run 1:
==> flow/design.v <==
`timescale 1 ns / 1 ns
module FM_demodulator
          (
           clk,
           reset,
           clk_enable,
           inp_I,
           inp_Q,
           out_fm
          );
  input   clk;
  input   reset;
  input   clk_enable;
  input   signed [38:0] inp_I;   
  input   signed [38:0] inp_Q;   
  output  [12:0] out_fm;   
  wire enb;
  reg signed [38:0] Delay1_out1;   
  reg signed [38:0] Delay2_out1;   
  reg signed [38:0] Delay4_out1;   
  wire signed [31:0] Sum4_sub_cast;   
  wire signed [31:0] Sum4_sub_cast_1;   
  wire signed [31:0] Sum4_sub_temp;   
  wire signed [29:0] Sum4_out1;   
  wire signed [68:0] Product_mul_temp;   
  wire signed [32:0] Product_out1;   
  reg signed [38:0] Delay3_out1;   
  wire signed [30:0] Sum3_sub_cast;   
  wire signed [30:0] Sum3_sub_cast_1;   
  wire signed [30:0] Sum3_sub_temp;   
  wire signed [28:0] Sum3_out1;   
  wire signed [67:0] Product2_mul_temp;   
  wire signed [32:0] Product2_out1;   
  wire signed [31:0] Sum5_sub_cast;   
  wire signed [31:0] Sum5_sub_cast_1;   
  wire signed [31:0] Sum5_sub_temp;   
  wire [12:0] OUTPUT_rsvd;   
  reg [12:0] OUTPUT_rsvdreg;
  assign enb = clk_enable;
  always @(posedge clk or posedge reset)
    begin : Delay1_process
      if (reset == 1'b1) begin
        Delay1_out1 <= 39'sh0000000000;
      end
      else begin
        if (enb) begin
          Delay1_out1 <= inp_I;
        end
      end
    end
  always @(posedge clk or posedge reset)
    begin : Delay2_process
      if (reset == 1'b1) begin
        Delay2_out1 <= 39'sh0000000000;
      end
      else begin
        if (enb) begin
          Delay2_out1 <= inp_Q;
        end
      end
    end
  always @(posedge clk or posedge reset)
    begin : Delay4_process
      if (reset == 1'b1) begin
        Delay4_out1 <= 39'sh0000000000;
      end
      else begin
        if (enb) begin
          Delay4_out1 <= Delay2_out1;
        end
      end
    end
  assign Sum4_sub_cast = inp_Q[38:7];
  assign Sum4_sub_cast_1 = Delay4_out1[38:7];
  assign Sum4_sub_temp = Sum4_sub_cast - Sum4_sub_cast_1;
  assign Sum4_out1 = Sum4_sub_temp[29:0];
  assign Product_mul_temp = Delay1_out1 * Sum4_out1;
  assign Product_out1 = Product_mul_temp[66:34];
  always @(posedge clk or posedge reset)
    begin : Delay3_process
      if (reset == 1'b1) begin
        Delay3_out1 <= 39'sh0000000000;
      end
      else begin
        if (enb) begin
          Delay3_out1 <= Delay1_out1;
        end
      end
    end
  assign Sum3_sub_cast = inp_I[38:8];
  assign Sum3_sub_cast_1 = Delay3_out1[38:8];
  assign Sum3_sub_temp = Sum3_sub_cast - Sum3_sub_cast_1;
  assign Sum3_out1 = Sum3_sub_temp[28:0];
  assign Product2_mul_temp = Sum3_out1 * Delay2_out1;
  assign Product2_out1 = Product2_mul_temp[65:33];
  assign Sum5_sub_cast = {Product_out1[32], Product_out1[32:2]};
  assign Sum5_sub_cast_1 = {Product2_out1[32], Product2_out1[32:2]};
  assign Sum5_sub_temp = Sum5_sub_cast - Sum5_sub_cast_1;
  assign OUTPUT_rsvd = Sum5_sub_temp[29:17];
always @(posedge clk)
    begin : OUTPUT_rsvdreg_process    
        if (enb) begin
          OUTPUT_rsvdreg <= OUTPUT_rsvd;
       end
    end
  assign out_fm = OUTPUT_rsvdreg;
endmodule   
==> flow/config.mk <==
export PLATFORM = sky130hd
export DESIGN_NAME = FM_demodulator
export DESIGN_NICKNAME = FM_demodulator
export VERILOG_FILES = /design/flow/design.v
export SDC_FILE = /design/flow/constraint.sdc
export NUM_CORES = 4
export LEC_CHECK = 0
export CAP_MARGIN = 15
export CORE_MARGIN = 2
export CORE_UTILIZATION = 72
export CTS_CLUSTER_DIAMETER = 207
export MAX_ROUTING_LAYER = met4
export SLEW_MARGIN = 20
==> flow/constraint.sdc <==
create_clock -name core_clock -period 12.6 [get_ports {clk}]
set_input_delay 2.5200 -clock core_clock [delete_from_list [all_inputs] [get_ports {clk}]]
set_output_delay 2.5200 -clock core_clock [all_outputs]
set_load 0.01 [all_outputs]
run.sh (not shown) runs the stock make flow with config.mk's settings and CLKGATE_MAP_FILE=.
Status run 1: flow complete, layout not clean - negative setup slack
[inputs] run 2 vs run 1
diff --git a/flow/config.mk b/flow/config.mk
--- a/flow/config.mk
+++ b/flow/config.mk
@@ -8 +8 @@
-export CAP_MARGIN = 15
+export CAP_MARGIN = 20
@@ -10,3 +10 @@
-export CORE_UTILIZATION = 72
-export CTS_CLUSTER_DIAMETER = 207
-export MAX_ROUTING_LAYER = met4
+export CORE_UTILIZATION = 40
==> flow/constraint.sdc <==
create_clock -name core_clock -period 25.0 [get_ports {clk}]
set_input_delay 5.0000 -clock core_clock [delete_from_list [all_inputs] [get_ports {clk}]]
set_output_delay 5.0000 -clock core_clock [all_outputs]
set_load 0.01 [all_outputs]
## What came out
[flow] run 1 | stages: complete | final checks: fail | reason: negative setup slack
Run 2 closes out successfully: all stages finished, all timing, DRC and antenna checks passed.
Between run 2 and run 1, it is run 2 whose count of cells along the worst hold path is higher, by 1.
Against run 1, run 2 comes in 4.2 points higher on worst slew margin relative to its limit.
The launching element of the worst setup path comes out inp_Q[10] in one run and inp_Q[7] in the other, namely in run 1 and run 2 respectively.
Post-place instance area in run 2 is 4500 sq um below run 1.
[run 2] met1 usage fell 21 points relative to run 1
Compared with run 1, in run 2 routed wire length picked up an extra 6.7%; critical path depth lost 1; clock-pin slew on the worst setup and hold paths picked up an extra 0.03 ns; cell area lost about 7%.
For run 3, these inputs were changed with respect to run 2:
==> flow/constraint.sdc <==
create_clock -name core_clock -period 21.1 [get_ports {clk}]
set_input_delay 4.2200 -clock core_clock [delete_from_list [all_inputs] [get_ports {clk}]]
set_output_delay 4.2200 -clock core_clock [all_outputs]
set_load 0.01 [all_outputs]
==> comparison <==
Run 2 and run 3 ended up with nearly the same number of filler instances in the final layout.
Compared with run 2, in run 3 synthesized cell count closely matched the old numbers, cell area closely matched the old numbers.
Run 2 ended up with sky130_fd_sc_hd__xor2_4 as its cell type of the slowest stage on the worst timing path; run 3 ended up with sky130_fd_sc_hd__o311ai_0.
[compare] base=run 2 new=run 3: number of vias per cell decreased about 1.4%; global-route usage now smaller; number of antenna violations at the first check in global routing dropped 6; data arrival at the endpoint of the critical path dropped 0.95 ns; final cell count essentially unchanged.
Here is what was changed in the inputs of run 4 compared with run 3.
diff --git a/flow/config.mk b/flow/config.mk
--- a/flow/config.mk
+++ b/flow/config.mk
@@ -10 +10 @@
-export CORE_UTILIZATION = 40
+export CORE_UTILIZATION = 65
==> flow/constraint.sdc <==
create_clock -name core_clock -period 16.9 [get_ports {clk}]
set_input_delay 3.3800 -clock core_clock [delete_from_list [all_inputs] [get_ports {clk}]]
set_output_delay 3.3800 -clock core_clock [all_outputs]
set_load 0.01 [all_outputs]
--- outcome ---
Run 3 -> run 4: post-detailed-route wirelength per cell increased by a few percent. Cmp run 4 and run 3 / worst-case setup margin in the final layout / higher: run 3. Cmp run 4 vs run 3: setup slack after placement lower in run 4.
The following lists how run 5 was set up differently from run 4:
diff --git a/flow/config.mk b/flow/config.mk
--- a/flow/config.mk
+++ b/flow/config.mk
@@ -8 +8 @@
-export CAP_MARGIN = 20
+export CAP_MARGIN = 15
@@ -10 +10,3 @@
-export CORE_UTILIZATION = 65
+export CORE_UTILIZATION = 72
+export CTS_CLUSTER_DIAMETER = 215
+export CTS_CLUSTER_SIZE = 34
==> flow/constraint.sdc <==
create_clock -name core_clock -period 12.9 [get_ports {clk}]
set_input_delay 2.5800 -clock core_clock [delete_from_list [all_inputs] [get_ports {clk}]]
set_output_delay 2.5800 -clock core_clock [all_outputs]
set_load 0.01 [all_outputs]
## What came out
- Completing all stages was not enough for run 5: its layout failed the final checks because of negative setup slack.
- Run 5 ends up with a final hold slack that is 0.014 ns higher than in run 4.
- Run 5 against run 4: non-clock buffer count saw an increase; wire length on met3 picked up an extra 600 um.
- Data arrival time at the worst-slack endpoint for run 5 is lower than for run 4.
- Run 5 gives more top fanout value on the critical path than run 4 did.
- The maximum number of buffers from clock root to sink number comes out lower for run 4 vs run 5.
- The final worst-path setup slack in run 5 sits 2.33 ns below the value recorded for run 4.
- Run 5 ends up with lower critical path depth than run 4 does.
